==> flow/design.v (excerpt) <==
module  fir(
	input clk,
	input rst_n,			
	input enable,
	input [2:0] tap,		 
	input [15:0] data_in,		
	output [17:0] data_out,		
	output complete
);
Settings: LEC_CHECK=0, ABC_AREA=1, CAP_MARGIN=20, CELL_PAD_IN_SITES_GLOBAL_PLACEMENT=3, CORE_MARGIN=2, CORE_UTILIZATION=20, GPL_ROUTABILITY_DRIVEN=0, GPL_TIMING_DRIVEN=0, HOLD_SLACK_MARGIN=0.13, SLEW_MARGIN=20; clock period 4.0 ns.
run.sh (not shown) runs the stock make flow with config.mk's settings and CLKGATE_MAP_FILE=.
The baseline passed the timing, design-rule and antenna checks.
Change:
ABC_AREA = default   (was 1)
CELL_PAD_IN_SITES_GLOBAL_PLACEMENT = default   (was 3)
CORE_UTILIZATION = 59   (was 20)
GPL_ROUTABILITY_DRIVEN = default   (was 0)
GPL_TIMING_DRIVEN = default   (was 0)
HOLD_SLACK_MARGIN = default   (was 0.13)
clock period = 3.89 ns   (was 4.0 ns; I/O delays follow)
=> Critical path depth goes down by 7; final area came out lower by roughly a tenth; area after synthesis is lower by roughly a tenth; flip-flop count does not change.
Change:
ABC_AREA = 1   (was default)
CORE_UTILIZATION = 72   (was 59)
CTS_CLUSTER_DIAMETER = 374   (was default)
CTS_CLUSTER_SIZE = 98   (was default)
SETUP_SLACK_MARGIN = 0.2   (was default)
TNS_END_PERCENT = 10   (was default)
clock period = 1.4 ns   (was 3.89 ns; I/O delays follow)
After rerunning: This time the run did not get past global routing (5_1_grt). Area after synthesis came out higher by 11%. Synthesized cell count came out higher by 60%. Die area falls by 8.7%.
Change:
CTS_CLUSTER_DIAMETER = default   (was 374)
CTS_CLUSTER_SIZE = 15   (was 98)
PLACE_DENSITY_LB_ADDON = 0.16   (was default)
SETUP_SLACK_MARGIN = -0.1   (was 0.2)
TNS_END_PERCENT = default   (was 10)
clock period = 2.99 ns   (was 1.4 ns; I/O delays follow)
Outcome: The new run completed and failed the layout checks on setup timing. Die area is unchanged. Synthesized area stays the same. Synthesized cell count is unchanged.

========
Starting RTL as in the previous note.
clock: 3.07 ns
lec_check: 0
abc_area: 0
cap_margin: 20
cell_pad_in_sites_detail_placement: 0
core_margin: 2
core_utilization: 66
gpl_routability_driven: 0
gpl_timing_driven: 1
max_routing_layer: met4
slew_margin: 25
The starting point completed and failed the layout checks on negative setup slack.
Rerun with:
ABC_AREA = 1   (was 0)
CELL_PAD_IN_SITES_DETAIL_PLACEMENT = default   (was 0)
CORE_UTILIZATION = 70   (was 66)
CTS_CLUSTER_SIZE = 25   (was default)
GPL_ROUTABILITY_DRIVEN = default   (was 0)
GPL_TIMING_DRIVEN = default   (was 1)
MAX_ROUTING_LAYER = default   (was met4)
SLEW_MARGIN = 20   (was 25)
clock period = 2.56 ns   (was 3.07 ns; I/O delays follow)
Outcome:
- The changed run ran to the end with violations: negative setup slack
- count of clock-buffer cells in the layout came out higher by 3
- worst setup slack gets worse by 0.14 ns
- clock skew rises by 0.016 ns
- utilization went up by 7.4 points
- cell area is higher by 14%
- non-clock buffer count climbs by 23
- wire length is higher by 79%
- global-route usage rose by 14 points
- register-to-register slack got worse by 0.14 ns

========
The RTL this note starts from:
==> flow/design.v <==
module  fir(
	input clk,
	input rst_n,			
	input enable,
	input [2:0] tap,		 
	input [15:0] data_in,		
	output [17:0] data_out,		
	output complete
);
localparam
a0 = 16'd1,	 
a1 = 16'd2,
a2 = 16'd2,
a3 = 16'd3,
a4 = 16'd3,
a5 = 16'd3;
reg [15:0] data_reg_0;	 
reg [15:0] data_reg_1;
reg [15:0] data_reg_2;
reg [15:0] data_reg_3;
reg [15:0] data_reg_4;
reg [15:0] data_reg_5;
reg [15:0] multiplication_0;	 
reg [15:0] multiplication_1;
reg [15:0] multiplication_2;
reg [15:0] multiplication_3;
reg [15:0] multiplication_4;
reg [15:0] multiplication_5;
reg [16:0] sum_1;	 
reg [16:0] sum_2;
reg [16:0] sum_3;
reg [17:0] result;  
reg mul_stage, add_stage1, add_stage2, output_stage;	 
always @ (posedge clk or negedge rst_n)
    begin
        if(!rst_n)
        	begin
        		mul_stage <= 1'b0;
        		add_stage1 <= 1'b0;
        		add_stage2 <= 1'b0;
				output_stage <= 1'b0;
        	end
        else
        	begin
        			mul_stage <= enable;
        			add_stage1 <= mul_stage;
        			add_stage2 <= add_stage1;
        			output_stage <= add_stage2;
        	end
    end
always @ (posedge clk or negedge rst_n)
    begin
        if(!rst_n)
        	begin
        		data_reg_0 <= 0;
        		data_reg_1 <= 0;
        		data_reg_2 <= 0;
        		data_reg_3 <= 0;
			data_reg_4 <= 0;
        		data_reg_5 <= 0;
        	end
        else
        	begin
				case (tap)
					3'd2:
					begin
						if (enable) 
							begin
								data_reg_0 <= data_in;
								data_reg_1 <= data_reg_0;
							end
						else 
							begin
								data_reg_0 <= data_reg_0;
								data_reg_1 <= data_reg_1;
							end
					end
					3'd3:
					begin
						if (enable) 
							begin
								data_reg_0 <= data_in;
								data_reg_1 <= data_reg_0;
								data_reg_2 <= data_reg_1;
							end
						else 
							begin
								data_reg_0 <= data_reg_0;
								data_reg_1 <= data_reg_1;
								data_reg_2 <= data_reg_2;
							end
					end
					3'd4:
					begin
						if (enable) 
							begin
								data_reg_0 <= data_in;
								data_reg_1 <= data_reg_0;
								data_reg_2 <= data_reg_1;
								data_reg_3 <= data_reg_2;
							end
						else 
							begin
								data_reg_0 <= data_reg_0;
								data_reg_1 <= data_reg_1;
								data_reg_2 <= data_reg_2;
								data_reg_3 <= data_reg_3;
							end
					end
					3'd5:
					begin
						if (enable) 
							begin
								data_reg_0 <= data_in;
								data_reg_1 <= data_reg_0;
								data_reg_2 <= data_reg_1;
								data_reg_3 <= data_reg_2;
								data_reg_4 <= data_reg_3;
							end
						else 
							begin
								data_reg_0 <= data_reg_0;
								data_reg_1 <= data_reg_1;
								data_reg_2 <= data_reg_2;
								data_reg_3 <= data_reg_3;
								data_reg_4 <= data_reg_4;
							end
					end
					3'd6:
					begin
						if (enable) 
							begin
								data_reg_0 <= data_in;
								data_reg_1 <= data_reg_0;
								data_reg_2 <= data_reg_1;
								data_reg_3 <= data_reg_2;
								data_reg_4 <= data_reg_3;
								data_reg_5 <= data_reg_4;
							end
						else 
							begin
								data_reg_0 <= data_reg_0;
								data_reg_1 <= data_reg_1;
								data_reg_2 <= data_reg_2;
								data_reg_3 <= data_reg_3;
								data_reg_4 <= data_reg_4;
								data_reg_5 <= data_reg_5;
							end
					end
				endcase
        	end
    end
always @ (posedge clk or negedge rst_n)
    begin
        if(!rst_n)
        	begin
        		multiplication_0 <= 0;
        		multiplication_1 <= 0;
        		multiplication_2 <= 0;
        		multiplication_3 <= 0;
			multiplication_4 <= 0;
        		multiplication_5 <= 0;
        	end
        else
        	begin
				case (tap)
					3'd2:
					begin
						if(mul_stage)
							begin
								multiplication_0 <= a0 * data_reg_0;
								multiplication_1 <= a1 * data_reg_1;
							end
						else 
							begin
								multiplication_0 <= multiplication_0;
								multiplication_1 <= multiplication_1;
							end
					end
					3'd3:
					begin
						if(mul_stage)
							begin
								multiplication_0 <= a0 * data_reg_0;
								multiplication_1 <= a1 * data_reg_1;
								multiplication_2 <= a2 * data_reg_2;
							end
						else 
							begin
								multiplication_0 <= multiplication_0;
								multiplication_1 <= multiplication_1;
								multiplication_2 <= multiplication_2;
							end
					end
					3'd4:
					begin
						if(mul_stage)
							begin
								multiplication_0 <= a0 * data_reg_0;
								multiplication_1 <= a1 * data_reg_1;
								multiplication_2 <= a2 * data_reg_2;
								multiplication_3 <= a3 * data_reg_3;
							end
						else 
							begin
								multiplication_0 <= multiplication_0;
								multiplication_1 <= multiplication_1;
								multiplication_2 <= multiplication_2;
								multiplication_3 <= multiplication_3;
							end
					end
					3'd5:
					begin
						if(mul_stage)
							begin
								multiplication_0 <= a0 * data_reg_0;
								multiplication_1 <= a1 * data_reg_1;
								multiplication_2 <= a2 * data_reg_2;
								multiplication_3 <= a3 * data_reg_3;
								multiplication_4 <= a4 * data_reg_4;
							end
						else 
							begin
								multiplication_0 <= multiplication_0;
								multiplication_1 <= multiplication_1;
								multiplication_2 <= multiplication_2;
								multiplication_3 <= multiplication_3;
								multiplication_4 <= multiplication_4;
							end
					end
					3'd6:
					begin
						if(mul_stage)
							begin
								multiplication_0 <= a0 * data_reg_0;
								multiplication_1 <= a1 * data_reg_1;
								multiplication_2 <= a2 * data_reg_2;
								multiplication_3 <= a3 * data_reg_3;
								multiplication_4 <= a4 * data_reg_4;
								multiplication_5 <= a5 * data_reg_5;
							end
						else 
							begin
								multiplication_0 <= multiplication_0;
								multiplication_1 <= multiplication_1;
								multiplication_2 <= multiplication_2;
								multiplication_3 <= multiplication_3;
								multiplication_4 <= multiplication_4;
								multiplication_5 <= multiplication_5;
							end
					end
				endcase
        	end
    end
always @ (posedge clk or negedge rst_n)
    begin
        if(!rst_n)
        	begin
        		sum_1 <= 0;
        		sum_2 <= 0;
			sum_3 <= 0;
        	end
        else
        	begin
				case (tap)
					3'd2:
					begin
						if (add_stage1) 
							begin
								sum_1 <= multiplication_0 + multiplication_1;
								sum_2 <= 0;
							end
						else 
							begin
								sum_1 <= sum_1;
								sum_2 <= sum_2;
							end
					end
					3'd3:
					begin
						if (add_stage1) 
							begin
								sum_1 <= multiplication_0 + multiplication_1;
								sum_2 <= multiplication_2; 
							end
						else 
							begin
								sum_1 <= sum_1;
								sum_2 <= sum_2;
							end
					end
					3'd4:
					begin
						if (add_stage1) 
							begin
								sum_1 <= multiplication_0 + multiplication_1;
								sum_2 <= multiplication_2 + multiplication_3; 
							end
						else 
							begin
								sum_1 <= sum_1;
								sum_2 <= sum_2;
							end
					end
					3'd5:
					begin
						if (add_stage1) 
							begin
								sum_1 <= multiplication_0 + multiplication_1;
								sum_2 <= multiplication_2 + multiplication_3; 
								sum_3 <= multiplication_4;
							end
						else 
							begin
								sum_1 <= sum_1;
								sum_2 <= sum_2;
								sum_3 <= sum_3;
							end
					end
					3'd6:
					begin
						if (add_stage1) 
							begin
								sum_1 <= multiplication_0 + multiplication_1;
								sum_2 <= multiplication_2 + multiplication_3; 
								sum_3 <= multiplication_4 + multiplication_5; 
							end
						else 
							begin
								sum_1 <= sum_1;
								sum_2 <= sum_2;
								sum_3 <= sum_3;
							end
					end
				endcase
        	end
    end
always @ (posedge clk or negedge rst_n)
      begin
          if(!rst_n)
          	begin
          		result <= 0;
          	end
          else
          	begin
				case (tap)
					3'd2:
					begin
						if (add_stage2) 
							begin
								result <= sum_2 + sum_1;
							end
						else 
							begin
								result <= result;
							end
					end
					3'd3:
					begin
						if (add_stage2) 
							begin
								result <= sum_2 + sum_1;
							end
						else 
							begin
								result <= result;
							end
					end
					3'd4:
					begin
						if (add_stage2) 
							begin
								result <= sum_2 + sum_1;
							end
						else 
							begin
								result <= result;
							end
					end
					3'd5:
					begin
						if (add_stage2) 
							begin
								result <= sum_2 + sum_1 + sum_3;
							end
						else 
							begin
								result <= result;
							end
					end
					3'd6:
					begin
						if (add_stage2) 
							begin
								result <= sum_2 + sum_1 + sum_3;
							end
						else 
							begin
								result <= result;
							end
					end
				endcase
          	end
      end
assign data_out = result;	 
assign complete = output_stage;
endmodule
export LEC_CHECK = 0
export ABC_AREA = 1
export CAP_MARGIN = 25
export CELL_PAD_IN_SITES_DETAIL_PLACEMENT = 1
export CORE_MARGIN = 2
export CORE_UTILIZATION = 55
export CTS_CLUSTER_DIAMETER = 327
export GPL_ROUTABILITY_DRIVEN = 0
export HOLD_SLACK_MARGIN = 0.13
export MAX_ROUTING_LAYER = met4
export SETUP_SLACK_MARGIN = -0.05
export SLEW_MARGIN = 20
create_clock -name core_clock -period 4.0 [get_ports {clk}]
Edit:
- ABC_AREA: 1 -> default
- CAP_MARGIN: 25 -> 20
- CELL_PAD_IN_SITES_DETAIL_PLACEMENT: 1 -> default
- CELL_PAD_IN_SITES_GLOBAL_PLACEMENT: default -> 3
- CORE_UTILIZATION: 55 -> 40
- CTS_CLUSTER_DIAMETER: 327 -> default
- GPL_ROUTABILITY_DRIVEN: 0 -> default
- GPL_TIMING_DRIVEN: default -> 0
- MAX_ROUTING_LAYER: met4 -> default
- SETUP_SLACK_MARGIN: -0.05 -> default
Sequential cell count does not change.
Cell area shrinks by a little under a tenth.
Area after synthesis is lower by roughly a tenth.
Die size goes up by a quarter to a third.
Cell count falls by a quarter to a third.
Clock-buffer cell count climbs by 9.
Utilization is lower by 16 points.
Sequential share of layout area came out higher by 2.9 points.
Via count falls by a quarter to a third.
Edit:
- CELL_PAD_IN_SITES_GLOBAL_PLACEMENT: 3 -> default
- GPL_TIMING_DRIVEN: 0 -> default
- HOLD_SLACK_MARGIN: 0.13 -> default
- clock period: 4.0 -> 3.56 ns (I/O delays scaled with it)
The changed run finished but fails on setup timing.
Design area went up by about 1%.
Register-to-register slack degrades by 250 ps.
Sequential share of layout area falls by 0.39 points.
Critical path depth does not change.
Area after synthesis does not change.
Die size is unchanged.
Utilization grows by 0.48 points.
Final cell count hardly moves.
Setup slack is worse by 250 ps.
Via count is lower by about 0.47%.
